==> flow/design.v (excerpt) <==
module alu_top (
    input clk,
    input [15:0] a,
    input [15:0] b,
    input [5:0] alufn,
    input fail,
    output reg z,
    output reg v,
    output reg n,
    output reg [15:0] out
  );
Size: about 6800 cells after synthesis, roughly 58 flip-flops, ~59 I/O pins.
Settings: LEC_CHECK=0, ABC_AREA=1, CAP_MARGIN=25, CELL_PAD_IN_SITES_DETAIL_PLACEMENT=2, CELL_PAD_IN_SITES_GLOBAL_PLACEMENT=3, CORE_ASPECT_RATIO=1.89, CORE_MARGIN=9, CORE_UTILIZATION=27, CTS_CLUSTER_DIAMETER=395, CTS_CLUSTER_SIZE=45, GPL_ROUTABILITY_DRIVEN=0, GPL_TIMING_DRIVEN=0, HOLD_SLACK_MARGIN=0.01, MAX_ROUTING_LAYER=met4, MIN_ROUTING_LAYER=met2, PLACE_DENSITY_LB_ADDON=0.16, SETUP_SLACK_MARGIN=5.0, SLEW_MARGIN=10; clock period 47.4 ns.
run.sh (not shown) runs the stock make flow with config.mk's settings and CLKGATE_MAP_FILE=.
The first run finished but fails on negative setup slack.
Next try:
==> flow/config.mk (replaced) <==
export PLATFORM = sky130hd
export DESIGN_NAME = alu_top
export DESIGN_NICKNAME = alu_top
export VERILOG_FILES = /design/flow/design.v
export SDC_FILE = /design/flow/constraint.sdc
export NUM_CORES = 4
export LEC_CHECK = 0
export CAP_MARGIN = 20
export CORE_MARGIN = 2
export CORE_UTILIZATION = 58
export SLEW_MARGIN = 20
==> flow/constraint.sdc (replaced) <==
create_clock -name core_clock -period 65.3 [get_ports {clk}]
set_input_delay 13.0600 -clock core_clock [delete_from_list [all_inputs] [get_ports {clk}]]
set_output_delay 13.0600 -clock core_clock [all_outputs]
set_load 0.01 [all_outputs]
Result: The new run died in 5_1_grt on GRT-0232. Synthesized cell count drops by roughly a tenth. Area after synthesis climbs by a few percent. Die size drops by well over a third.
Next try:
--- a/flow/config.mk
+++ b/flow/config.mk
@@ -8,4 +8,5 @@
 export CAP_MARGIN = 20
 export CORE_MARGIN = 2
-export CORE_UTILIZATION = 58
+export CORE_UTILIZATION = 50
 export SLEW_MARGIN = 20
+export TNS_END_PERCENT = 100
What happened: The changed run ran to the end with violations: negative setup slack; area after synthesis stays the same; die size increases by about a fifth; synthesized cell count stays the same.
Next try:
--- a/flow/config.mk
+++ b/flow/config.mk
@@ -8,5 +8,4 @@
 export CAP_MARGIN = 20
 export CORE_MARGIN = 2
-export CORE_UTILIZATION = 50
+export CORE_UTILIZATION = 12
 export SLEW_MARGIN = 20
-export TNS_END_PERCENT = 100
==> flow/constraint.sdc (replaced) <==
create_clock -name core_clock -period 97.0 [get_ports {clk}]
set_input_delay 19.4000 -clock core_clock [delete_from_list [all_inputs] [get_ports {clk}]]
set_output_delay 19.4000 -clock core_clock [all_outputs]
set_load 0.01 [all_outputs]
Outcome: With this change the flow ran to the end with no violations; design area came out lower by 26%; setup slack improved by 9800 ps; synthesized cell count does not change; area after synthesis is unchanged; non-clock buffer count came out lower by 2214; fmax came out lower by 24%.
Next try:
--- a/flow/config.mk
+++ b/flow/config.mk
@@ -6,6 +6,6 @@
 export NUM_CORES = 4
 export LEC_CHECK = 0
-export CAP_MARGIN = 20
+export CAP_MARGIN = 35
 export CORE_MARGIN = 2
-export CORE_UTILIZATION = 12
+export CORE_UTILIZATION = 72
 export SLEW_MARGIN = 20
==> flow/constraint.sdc (replaced) <==
create_clock -name core_clock -period 19.9 [get_ports {clk}]
set_input_delay 3.9800 -clock core_clock [delete_from_list [all_inputs] [get_ports {clk}]]
set_output_delay 3.9800 -clock core_clock [all_outputs]
set_load 0.01 [all_outputs]
The new run never finished: it broke off in 3_5_place_dp; synthesized area stays the same; die size is lower by 83%; synthesized cell count does not change.
Next try:
--- a/flow/config.mk
+++ b/flow/config.mk
@@ -6,6 +6,6 @@
 export NUM_CORES = 4
 export LEC_CHECK = 0
-export CAP_MARGIN = 35
+export CAP_MARGIN = 20
 export CORE_MARGIN = 2
-export CORE_UTILIZATION = 72
+export CORE_UTILIZATION = 65
 export SLEW_MARGIN = 20
==> flow/constraint.sdc (replaced) <==
create_clock -name core_clock -period 65.3 [get_ports {clk}]
set_input_delay 13.0600 -clock core_clock [delete_from_list [all_inputs] [get_ports {clk}]]
set_output_delay 13.0600 -clock core_clock [all_outputs]
set_load 0.01 [all_outputs]
Outcome: The new run died in 4_1_cts; die size rises by 11%; synthesized area does not change; synthesized cell count is unchanged.


== build 20 ==
The RTL this note starts from:
==> flow/design.v <==
module alu_top (
    input clk,
    input [15:0] a,
    input [15:0] b,
    input [5:0] alufn,
    input fail,
    output reg z,
    output reg v,
    output reg n,
    output reg [15:0] out
  );
  reg [15:0] a_q;
  reg [15:0] b_q;
  reg [5:0] alufn_q;
  reg fail_q;
  wire alu_z;
  wire alu_v;
  wire alu_n;
  wire [15:0] alu_out;
  alu_13 alu (
    .a(a_q),
    .b(b_q),
    .alufn(alufn_q),
    .fail(fail_q),
    .z(alu_z),
    .v(alu_v),
    .n(alu_n),
    .out(alu_out)
  );
  always @(posedge clk) begin
    a_q <= a;
    b_q <= b;
    alufn_q <= alufn;
    fail_q <= fail;
    z <= alu_z;
    v <= alu_v;
    n <= alu_n;
    out <= alu_out;
  end
endmodule

module adder16_15 (
    input [5:0] alufn,
    input [15:0] a,
    input [15:0] b,
    output reg z,
    output reg v,
    output reg n,
    output reg [15:0] addOUT
  );
  reg [15:0] out;
  always @* begin
    out = $signed(a) + $signed(b ^ {5'h10{alufn[0+0-:1]}}) + alufn[0+0-:1];
    addOUT = out;
    z = (~|out);
    v = (a[15+0-:1] & (b[15+0-:1] ^ alufn[0+0-:1]) & ~out[15+0-:1]) | (~a[15+0-:1] & ~(b[15+0-:1] ^ alufn[0+0-:1]) & out[15+0-:1]);
    n = out[15+0-:1];
  end
endmodule
module bool16_16 (
    input [5:0] alufn,
    input [15:0] a,
    input [15:0] b,
    output reg [15:0] boolOUT
  );
  always @* begin
    case (alufn[0+3-:4])
      4'h6: begin
        boolOUT = a ^ b;
      end
      4'h8: begin
        boolOUT = a & b;
      end
      4'ha: begin
        boolOUT = a;
      end
      4'he: begin
        boolOUT = a | b;
      end
      default: begin
        boolOUT = 1'h0;
      end
    endcase
  end
endmodule
module shift16_17 (
    input [5:0] alufn,
    input [15:0] a,
    input [15:0] b,
    output reg [15:0] shiftOUT
  );
  always @* begin
    case (alufn[0+1-:2])
      2'h0: begin
        shiftOUT = a << b;
      end
      2'h1: begin
        shiftOUT = a >> b;
      end
      2'h3: begin
        shiftOUT = $signed(a) >>> $signed(b);
      end
      default: begin
        shiftOUT = a;
      end
    endcase
  end
endmodule
module cmp16_18 (
    input [5:0] alufn,
    input z,
    input v,
    input n,
    output reg [15:0] compOUT
  );
  always @* begin
    case (alufn[1+1-:2])
      2'h1: begin
        compOUT = {15'h0000, z};
      end
      2'h2: begin
        compOUT = {15'h0000, v ^ n};
      end
      2'h3: begin
        compOUT = {15'h0000, z | (v ^ n)};
      end
      default: begin
        compOUT = 1'h0;
      end
    endcase
  end
endmodule
module muldiv16_19 (
    input [5:0] alufn,
    input [15:0] a,
    input [15:0] b,
    output reg z,
    output reg v,
    output reg n,
    output reg [15:0] muldivOUT
  );
  reg [31:0] out;
  always @* begin
    case (alufn[1+1-:2])
      2'h1: begin
        out = $signed(a) * $signed(b);
        z = (~|(out[0+15-:16]));
        if (a != 1'h0 && $signed(out[0+15-:16]) / $signed(a) != $signed(b)) begin
          v = 1'h1;
        end else begin
          v = 1'h0;
        end
        n = a[15+0-:1] ^ b[15+0-:1];
      end
      2'h2: begin
        if (b == 1'h0) begin
          out = 1'h0;
          z = 1'h0;
          v = 1'h0;
          n = 1'h0;
        end else begin
          out = $signed(a) / $signed(b);
          z = (~|(out[0+15-:16]));
          n = a[15+0-:1] ^ b[15+0-:1];
          v = 1'h0;
        end
      end
      2'h3: begin
        if (b == 1'h0) begin
          out = 1'h0;
          z = 1'h0;
          v = 1'h0;
          n = 1'h0;
        end else begin
          out = a - (a / b * b);
          z = (~|(out[0+15-:16]));
          n = out[15+0-:1];
          v = 1'h0;
        end
      end
      default: begin
        out = 1'h0;
        z = 1'h0;
        v = 1'h0;
        n = 1'h0;
      end
    endcase
    muldivOUT = out[0+15-:16];
  end
endmodule
module alu_13 (
    input [15:0] a,
    input [15:0] b,
    input [5:0] alufn,
    input fail,
    output reg z,
    output reg v,
    output reg n,
    output reg [15:0] out
  );
  wire [1-1:0] M_adder16_z;
  wire [1-1:0] M_adder16_v;
  wire [1-1:0] M_adder16_n;
  wire [16-1:0] M_adder16_addOUT;
  reg [6-1:0] M_adder16_alufn;
  reg [16-1:0] M_adder16_a;
  reg [16-1:0] M_adder16_b;
  adder16_15 adder16 (
    .alufn(M_adder16_alufn),
    .a(M_adder16_a),
    .b(M_adder16_b),
    .z(M_adder16_z),
    .v(M_adder16_v),
    .n(M_adder16_n),
    .addOUT(M_adder16_addOUT)
  );
  wire [16-1:0] M_bool16_boolOUT;
  reg [6-1:0] M_bool16_alufn;
  reg [16-1:0] M_bool16_a;
  reg [16-1:0] M_bool16_b;
  bool16_16 bool16 (
    .alufn(M_bool16_alufn),
    .a(M_bool16_a),
    .b(M_bool16_b),
    .boolOUT(M_bool16_boolOUT)
  );
  wire [16-1:0] M_shift16_shiftOUT;
  reg [6-1:0] M_shift16_alufn;
  reg [16-1:0] M_shift16_a;
  reg [16-1:0] M_shift16_b;
  shift16_17 shift16 (
    .alufn(M_shift16_alufn),
    .a(M_shift16_a),
    .b(M_shift16_b),
    .shiftOUT(M_shift16_shiftOUT)
  );
  wire [16-1:0] M_cmp16_compOUT;
  reg [6-1:0] M_cmp16_alufn;
  reg [1-1:0] M_cmp16_z;
  reg [1-1:0] M_cmp16_v;
  reg [1-1:0] M_cmp16_n;
  cmp16_18 cmp16 (
    .alufn(M_cmp16_alufn),
    .z(M_cmp16_z),
    .v(M_cmp16_v),
    .n(M_cmp16_n),
    .compOUT(M_cmp16_compOUT)
  );
  wire [1-1:0] M_muldiv16_z;
  wire [1-1:0] M_muldiv16_v;
  wire [1-1:0] M_muldiv16_n;
  wire [16-1:0] M_muldiv16_muldivOUT;
  reg [6-1:0] M_muldiv16_alufn;
  reg [16-1:0] M_muldiv16_a;
  reg [16-1:0] M_muldiv16_b;
  muldiv16_19 muldiv16 (
    .alufn(M_muldiv16_alufn),
    .a(M_muldiv16_a),
    .b(M_muldiv16_b),
    .z(M_muldiv16_z),
    .v(M_muldiv16_v),
    .n(M_muldiv16_n),
    .muldivOUT(M_muldiv16_muldivOUT)
  );
  reg [15:0] outT;
  always @* begin
    M_adder16_alufn = alufn;
    M_adder16_a = a;
    M_adder16_b = b;
    z = M_adder16_z;
    v = M_adder16_v;
    n = M_adder16_n;
    M_bool16_alufn = alufn;
    M_bool16_a = a;
    M_bool16_b = b;
    M_shift16_alufn = alufn;
    M_shift16_a = a;
    M_shift16_b = b;
    M_cmp16_alufn = alufn;
    M_cmp16_z = M_adder16_z;
    M_cmp16_v = M_adder16_v;
    M_cmp16_n = M_adder16_n;
    M_muldiv16_alufn = alufn;
    M_muldiv16_a = a;
    M_muldiv16_b = b;
    case (alufn[4+1-:2])
      2'h0: begin
        if (alufn[1+1-:2] == 2'h0) begin
          outT = M_adder16_addOUT;
        end else begin
          outT = M_muldiv16_muldivOUT;
          z = M_muldiv16_z;
          v = M_muldiv16_v;
          n = M_muldiv16_n;
        end
      end
      2'h1: begin
        outT = M_bool16_boolOUT;
      end
      2'h2: begin
        outT = M_shift16_shiftOUT;
      end
      2'h3: begin
        outT = M_cmp16_compOUT;
      end
    endcase
    out = outT ^ fail;
  end
endmodule
==> flow/config.mk <==
export PLATFORM = sky130hd
export DESIGN_NAME = alu_top
export DESIGN_NICKNAME = alu_top
export VERILOG_FILES = /design/flow/design.v
export SDC_FILE = /design/flow/constraint.sdc
export NUM_CORES = 4
export LEC_CHECK = 0
export CAP_MARGIN = 20
export CORE_MARGIN = 2
export CORE_UTILIZATION = 65
export SLEW_MARGIN = 20
==> flow/constraint.sdc <==
create_clock -name core_clock -period 65.6 [get_ports {clk}]
set_input_delay 13.1200 -clock core_clock [delete_from_list [all_inputs] [get_ports {clk}]]
set_output_delay 13.1200 -clock core_clock [all_outputs]
set_load 0.01 [all_outputs]
Run status, build 20: aborted in 5_1_grt, error GRT-0116
## Diff of input files: build 96 against build 20
-- flow/config.mk --
<<< build 20, line 9
export CORE_MARGIN = 2
export CORE_UTILIZATION = 65
export SLEW_MARGIN = 20
>>> build 96, line 9
export CORE_MARGIN = 2
export CORE_UTILIZATION = 50
export CTS_CLUSTER_DIAMETER = 393
export SLEW_MARGIN = 20
export TNS_END_PERCENT = 100
[summary]
Build 96: complete, dirty (negative setup slack). Sort build 20 and build 96 by overall chip area, descending, and build 96 comes first. Compared with build 20, build 96 shows a higher pre-CTS setup slack. As far as mean cell area of the mapped netlist goes, build 20 and build 96 are indistinguishable; the numbers are identical. Looking at core area across build 20 and build 96, the one that comes out higher is build 96. On total placed cells including tap cells: between build 20 and build 96, it ends up lower for build 20. Build 96 vs build 20: final weighted congestion in routability-driven placement down by more than 10%. Going from build 20 to build 96, the instance area at placement was found to have gone up by 2.1%.
## Diff of input files: build 43 against build 96
-- flow/config.mk --
<<< build 96, line 9
export CORE_MARGIN = 2
export CORE_UTILIZATION = 50
export CTS_CLUSTER_DIAMETER = 393
export SLEW_MARGIN = 20
export TNS_END_PERCENT = 100
>>> build 43, line 9
export CORE_MARGIN = 2
export CORE_UTILIZATION = 40
export SLEW_MARGIN = 20
==> flow/constraint.sdc <==
create_clock -name core_clock -period 77.8 [get_ports {clk}]
set_input_delay 15.5600 -clock core_clock [delete_from_list [all_inputs] [get_ports {clk}]]
set_output_delay 15.5600 -clock core_clock [all_outputs]
set_load 0.01 [all_outputs]
Notes after the runs:
Build 43 finished end to end and its layout was clean on timing, DRC and antenna.
Going from build 96 to build 43, met2 routing resource usage after global routing fell by 24 points; pre-CTS setup slack up 1.86 ns; sequential share of layout area saw an increase.
In build 43, area of the core is higher than in build 96.
Measured against build 96, the global-route wire length before repair of build 43 comes out at 0.881 times the reference value.
Setup changes, build 43 to build 7
-- flow/config.mk --
<<< build 43, line 9
export CORE_MARGIN = 2
export CORE_UTILIZATION = 40
export SLEW_MARGIN = 20
>>> build 7, line 9
export CORE_MARGIN = 2
export CORE_UTILIZATION = 58
export SLEW_MARGIN = 20
export TNS_END_PERCENT = 5
==> flow/constraint.sdc <==
create_clock -name core_clock -period 65.3 [get_ports {clk}]
set_input_delay 13.0600 -clock core_clock [delete_from_list [all_inputs] [get_ports {clk}]]
set_output_delay 13.0600 -clock core_clock [all_outputs]
set_load 0.01 [all_outputs]
==> results <==
- The flow ran to completion for all of build 43 and build 7 but build 7, which stopped partway.
- From build 7 to build 43, mean instance size in the synthesized netlist did not move at all.
- Summary: worst slack at placement, build 7 worse than build 43
- Against build 43 as the reference, build 7 delivers a lower die size.
- Diff build 43 -> build 7: number of CTS-inserted buffers now sits at about the same level, post-CTS resize count went up, cell total in the yosys stat output flat.
- Re area after synthesis: no difference whatsoever between build 43 and build 7.
